==> flow/design.v (excerpt) <==
module gemm_mem(
  input wire clk,
  input wire rst,
  input wire out_rdy,
  input wire v0__read_req_rdy,
  input wire [31:0] v0__read_resp,
  input wire v0__read_resp_vld,
  input wire v0__write_completion_vld,
  input wire v0__write_req_rdy,
  input wire [31:0] v0_in,
  input wire v0_in_vld,
  input wire v1__read_req_rdy,
  input wire [31:0] v1__read_resp,
  input wire v1__read_resp_vld,
  input wire v1__write_completion_vld,
  input wire v1__write_req_rdy,
  input wire [31:0] v1_in,
  input wire v1_in_vld,
  input wire [31:0] C_rd_data,
  output wire [31:0] out,
  output wire out_vld,
  output wire [3:0] v0__read_req,
  output wire v0__read_req_vld,
  output wire v0__read_resp_rdy,
  output wire v0__write_completion_rdy,
  output wire [35:0] v0__write_req,
  output wire v0__write_req_vld,
  output wire v0_in_rdy,
  output wire [3:0] v1__read_req,
  output wire v1__read_req_vld,
  output wire v1__read_resp_rdy,
  output wire v1__write_completion_rdy,
  output wire [35:0] v1__write_req,
  output wire v1__write_req_vld,
  output wire v1_in_rdy,
  output wire [3:0] C_rd_addr,
  output wire C_rd_en,
  output wire [3:0] C_wr_addr,
  output wire [31:0] C_wr_data,
  output wire C_wr_en
);
For scale: ~340 I/O pins.
Settings: LEC_CHECK=0, ABC_AREA=1, CAP_MARGIN=5, CELL_PAD_IN_SITES_GLOBAL_PLACEMENT=1, CORE_MARGIN=2, CORE_UTILIZATION=40, GPL_ROUTABILITY_DRIVEN=0, HOLD_SLACK_MARGIN=0.13, SETUP_SLACK_MARGIN=-0.45, SLEW_MARGIN=0, TNS_END_PERCENT=45; clock period 9.0 ns.
run.sh (not shown) runs the stock make flow with config.mk's settings and CLKGATE_MAP_FILE=.
Change:
- ABC_AREA: 1 -> default
- CAP_MARGIN: 5 -> 20
- CELL_PAD_IN_SITES_GLOBAL_PLACEMENT: 1 -> default
- GPL_ROUTABILITY_DRIVEN: 0 -> default
- HOLD_SLACK_MARGIN: 0.13 -> default
- SETUP_SLACK_MARGIN: -0.45 -> 1.88
- SLEW_MARGIN: 0 -> 20
- TNS_END_PERCENT: 45 -> default
- clock period: 9.0 -> 7.78 ns (I/O delays scaled with it)
Result: Utilization rises by 2.4 points; area after synthesis decreases by 4.5%; hold slack hardly moves; non-clock buffer count increases by 64; global-route usage decreases by 2.3 points.
Change:
- ABC_AREA: default -> 1
- CORE_UTILIZATION: 40 -> 72
- PLACE_DENSITY: default -> 0.75
- SETUP_SLACK_MARGIN: 1.88 -> default
- clock period: 7.78 -> 5.53 ns (I/O delays scaled with it)
After rerunning:
- The changed run ended with an error in global routing (5_1_grt) on GRT-0232
- die size shrinks by about 40%
- synthesized area grows by about 5%
- synthesized cell count grows by 23%
Change:
- ABC_AREA: 1 -> default
- CORE_UTILIZATION: 72 -> 40
- PLACE_DENSITY: 0.75 -> default
- clock period: 5.53 -> 9.0 ns (I/O delays scaled with it)
After rerunning:
- The new run finished clean
- die area came out higher by 70%
- synthesized area came out lower by about 4.5%
- synthesized cell count came out lower by about 20%
Change:
- CAP_MARGIN: 20 -> 5
- GPL_ROUTABILITY_DRIVEN: default -> 0
- HOLD_SLACK_MARGIN: default -> 0.13
- SETUP_SLACK_MARGIN: default -> -0.45
- TNS_END_PERCENT: default -> 45
Effect: The changed run ran to the end with no violations; total power does not change; register-to-register slack is about the same; worst setup slack stays the same; non-clock buffer count stays the same; cell count is unchanged.

gemm_mem again, from the RTL that the note above started with.
make LEC_CHECK=0 CAP_MARGIN=20 CORE_MARGIN=2 CORE_UTILIZATION=72 CTS_CLUSTER_DIAMETER=160 CTS_CLUSTER_SIZE=10 SETUP_SLACK_MARGIN=1.39 SLEW_MARGIN=40 finish   # period 6.38 ns
The baseline reached the layout checks and failed them: setup timing.
Rerun with:
Settings changed: CORE_UTILIZATION 72 to 40, CTS_CLUSTER_DIAMETER 160 to default, CTS_CLUSTER_SIZE 10 to default, SETUP_SLACK_MARGIN 1.39 to default, SLEW_MARGIN 40 to 20.
Clock period 6.38 ns to 13.4 ns, I/O delays scaled along.
Now the flow ran to the end with no violations. Via count is lower by about 20%. Sequential share of layout area is higher by 0.72 points. Utilization is lower by 44 points. Count of clock-buffer cells in the layout is higher by 10. Synthesized area stays the same. Register-to-register slack gets better by 7.0 ns. Die area is higher by about 80%. Cell area is lower by about 6%.
Rerun with:
Settings changed: CORE_UTILIZATION 40 to 65, MAX_ROUTING_LAYER from default to met4.
Clock period 13.4 ns to 6.2 ns, I/O delays scaled along.
This time the run finished but failed the layout checks on setup timing; routed wire length rose by about 14%; total power increases by 120%; cell area grows by 7.7%; critical path depth rises by 14.

## try-amber
gemm_mem again, from the RTL that the note above started with.
Settings: LEC_CHECK=0, ABC_AREA=1, CAP_MARGIN=20, CORE_ASPECT_RATIO=1.03, CORE_MARGIN=2, CORE_UTILIZATION=65, CTS_CLUSTER_DIAMETER=215, HOLD_SLACK_MARGIN=-0.08, MAX_ROUTING_LAYER=met4, PLACE_DENSITY=0.6, SLEW_MARGIN=20; clock period 5.42 ns.
try-amber had finished all stages when the layout checks came back failing, citing negative setup slack.
What try-indigo does differently from try-amber at the input level:
-- flow/config.mk --
<<< try-amber, line 10
export CORE_ASPECT_RATIO = 1.03
>>> try-indigo, line 10
<<< try-amber, line 12
export CORE_UTILIZATION = 65
export CTS_CLUSTER_DIAMETER = 215
export HOLD_SLACK_MARGIN = -0.08
>>> try-indigo, line 11
export CORE_UTILIZATION = 70
<<< try-amber, line 16
export PLACE_DENSITY = 0.6
>>> try-indigo, line 13
==> flow/constraint.sdc <==
create_clock -name core_clock -period 5.43 [get_ports {clk}]
set_input_delay 1.0860 -clock core_clock [delete_from_list [all_inputs] [get_ports {clk}]]
set_output_delay 1.0860 -clock core_clock [all_outputs]
set_load 0.01 [all_outputs]
--- outcome ---
- Although try-indigo finished all stages, its layout failed final checks on negative setup slack.
- [compare] base=try-amber new=try-indigo: routed wire length picked up an extra 16%; cell area reported after detailed placement saw little to no change; hold slack stayed essentially flat; total power saw a decrease.
- Across both runs, worst ir drop on vdd was lower for try-indigo than for try-amber.
- Of try-amber and try-indigo, the lower global routing usage on met3 belongs to try-amber.
- try-indigo against try-amber; cell count is down slightly.
- As of try-indigo, post-placement cell count had fallen slightly compared to try-amber.
- [try-indigo vs try-amber] setup slack of the critical path after layout: lower in try-indigo
- Between try-amber and try-indigo, the met2 usage is higher for try-indigo.
> inputs changed (try-indigo -> try-fjord)
-- flow/config.mk --
<<< try-indigo, line 11
export CORE_UTILIZATION = 70
export MAX_ROUTING_LAYER = met4
>>> try-fjord, line 11
export CORE_UTILIZATION = 67
==> flow/constraint.sdc <==
create_clock -name core_clock -period 6.57 [get_ports {clk}]
set_input_delay 1.3140 -clock core_clock [delete_from_list [all_inputs] [get_ports {clk}]]
set_output_delay 1.3140 -clock core_clock [all_outputs]
set_load 0.01 [all_outputs]
==> results <==
The final reports for try-fjord and try-indigo show worst-margin pin slew lower in the former.
Taking try-indigo as the reference, in try-fjord power saw a decrease, final worst-path cycle share now sits lower, required time of the worst setup path increased by 1.13 ns relative to the old numbers, number of non-filler instances in the completed layout shrank by about 1.5%.
try-fjord: full flow OK, the timing, DRC and antenna checks passed
--- input diff try-fjord..try-delta ---
-- flow/config.mk --
<<< try-fjord, line 8
export ABC_AREA = 1
>>> try-delta, line 8
<<< try-fjord, line 11
export CORE_UTILIZATION = 67
>>> try-delta, line 10
export CORE_UTILIZATION = 27
==> flow/constraint.sdc <==
create_clock -name core_clock -period 7.78 [get_ports {clk}]
set_input_delay 1.5560 -clock core_clock [delete_from_list [all_inputs] [get_ports {clk}]]
set_output_delay 1.5560 -clock core_clock [all_outputs]
set_load 0.01 [all_outputs]
### Flow results
For try-delta, the slowest stage cell on the critical path was sky130_fd_sc_hd__dfxtp_1, unlike try-fjord, where it was sky130_fd_sc_hd__fa_1. Die: try-delta bigger than try-fjord. The overall fraction of global-route tracks in use in try-delta sits 21 points below the value recorded for try-fjord. Summary of try-delta over try-fjord: power consumed by sequential cells lost about 20%, met2 routed wirelength rose by about 1.3%.
Edits applied to the flow inputs when going from try-delta to try-onyx:
-- flow/config.mk --
<<< try-delta, line 10
export CORE_UTILIZATION = 27
>>> try-onyx, line 10
export CORE_UTILIZATION = 40
==> comparison <==
Net switching power figure: try-onyx vs try-delta down about 10%. [diff] fmax, try-onyx relative to try-delta: improvement. Fraction of area in registers ended up 0.30 points higher on try-onyx than on try-delta. Final area: try-onyx better than try-delta. Changes observed in try-onyx relative to try-delta: cell depth of the worst setup path shrank by 1; core outline area dropped 34000 sq um; insertion delay of the later-clocked pin in the worst-skew pair has decreased.

Starting RTL as in the previous note.
Settings: LEC_CHECK=0, ABC_AREA=1, CAP_MARGIN=20, CORE_ASPECT_RATIO=0.84, CORE_MARGIN=2, CORE_UTILIZATION=68, MAX_ROUTING_LAYER=met4, PLACE_DENSITY=0.62, SETUP_SLACK_MARGIN=0.83, SLEW_MARGIN=20; clock period 7.88 ns.
Edit:
Settings changed: ABC_AREA 1 to not set, CORE_ASPECT_RATIO 0.84 to not set, CORE_UTILIZATION 68 to 58, MAX_ROUTING_LAYER met4 to not set, PLACE_DENSITY 0.62 to not set, SETUP_SLACK_MARGIN 0.83 to not set.
Clock period 7.88 ns to 5.1 ns, I/O delays scaled along.
=> Now the flow finished but fails on setup timing; worst hold slack hardly moves; sequential cell count is unchanged; via count drops by a little under a tenth; wire length increases slightly; worst setup slack got worse by 2.6 ns; power climbs by well over a third; global-route usage shrinks by 5.3 points.

gemm_mem again, from the RTL that the note above started with.
make LEC_CHECK=0 CAP_MARGIN=30 CELL_PAD_IN_SITES_GLOBAL_PLACEMENT=2 CORE_MARGIN=2 CORE_UTILIZATION=25 CTS_CLUSTER_SIZE=100 GPL_TIMING_DRIVEN=0 PLACE_DENSITY_LB_ADDON=0.21 SETUP_SLACK_MARGIN=1.13 SLEW_MARGIN=20 finish   # period 9.82 ns
Edit:
Settings changed: CAP_MARGIN 30 to 20, CELL_PAD_IN_SITES_GLOBAL_PLACEMENT 2 to not set, CORE_UTILIZATION 25 to 58, CTS_CLUSTER_SIZE 100 to not set, GPL_TIMING_DRIVEN 0 to not set, PLACE_DENSITY_LB_ADDON 0.21 to not set, SETUP_SLACK_MARGIN 1.13 to 1.33.
Clock period 9.82 ns to 7.32 ns, I/O delays scaled along.
The changed run produced a clean layout.
Via count increases by 2.0%.
Clock power rises by 25%.
Hold slack stays flat.
Edit:
Settings changed: CELL_PAD_IN_SITES_DETAIL_PLACEMENT set to 1, CORE_UTILIZATION 58 to 37, SETUP_SLACK_MARGIN 1.33 to not set.
Clock period 7.32 ns to 9.0 ns, I/O delays scaled along.
The changed run went through all stages and came out clean.
Global-route usage decreases by 10 points.
Hold slack hardly moves.
Power decreases by about a fifth.
Utilization decreases by 27 points.
Edit:
Settings changed: ABC_AREA set to 0, CAP_MARGIN 20 to 5, CELL_PAD_IN_SITES_DETAIL_PLACEMENT 1 to not set, CELL_PAD_IN_SITES_GLOBAL_PLACEMENT set to 1, CORE_UTILIZATION 37 to 67, CTS_CLUSTER_DIAMETER set to 94, GPL_ROUTABILITY_DRIVEN set to 1, MIN_ROUTING_LAYER set to met2, SETUP_SLACK_MARGIN set to -0.45, SLEW_MARGIN 20 to 0, TNS_END_PERCENT set to 95.
The changed run stopped in global placement (3_3_place_gp).
Die size went down by 44%.
Synthesized cell count is unchanged.
Synthesized area does not change.
No activity file was given, so power comes from the tool's default toggle rates.
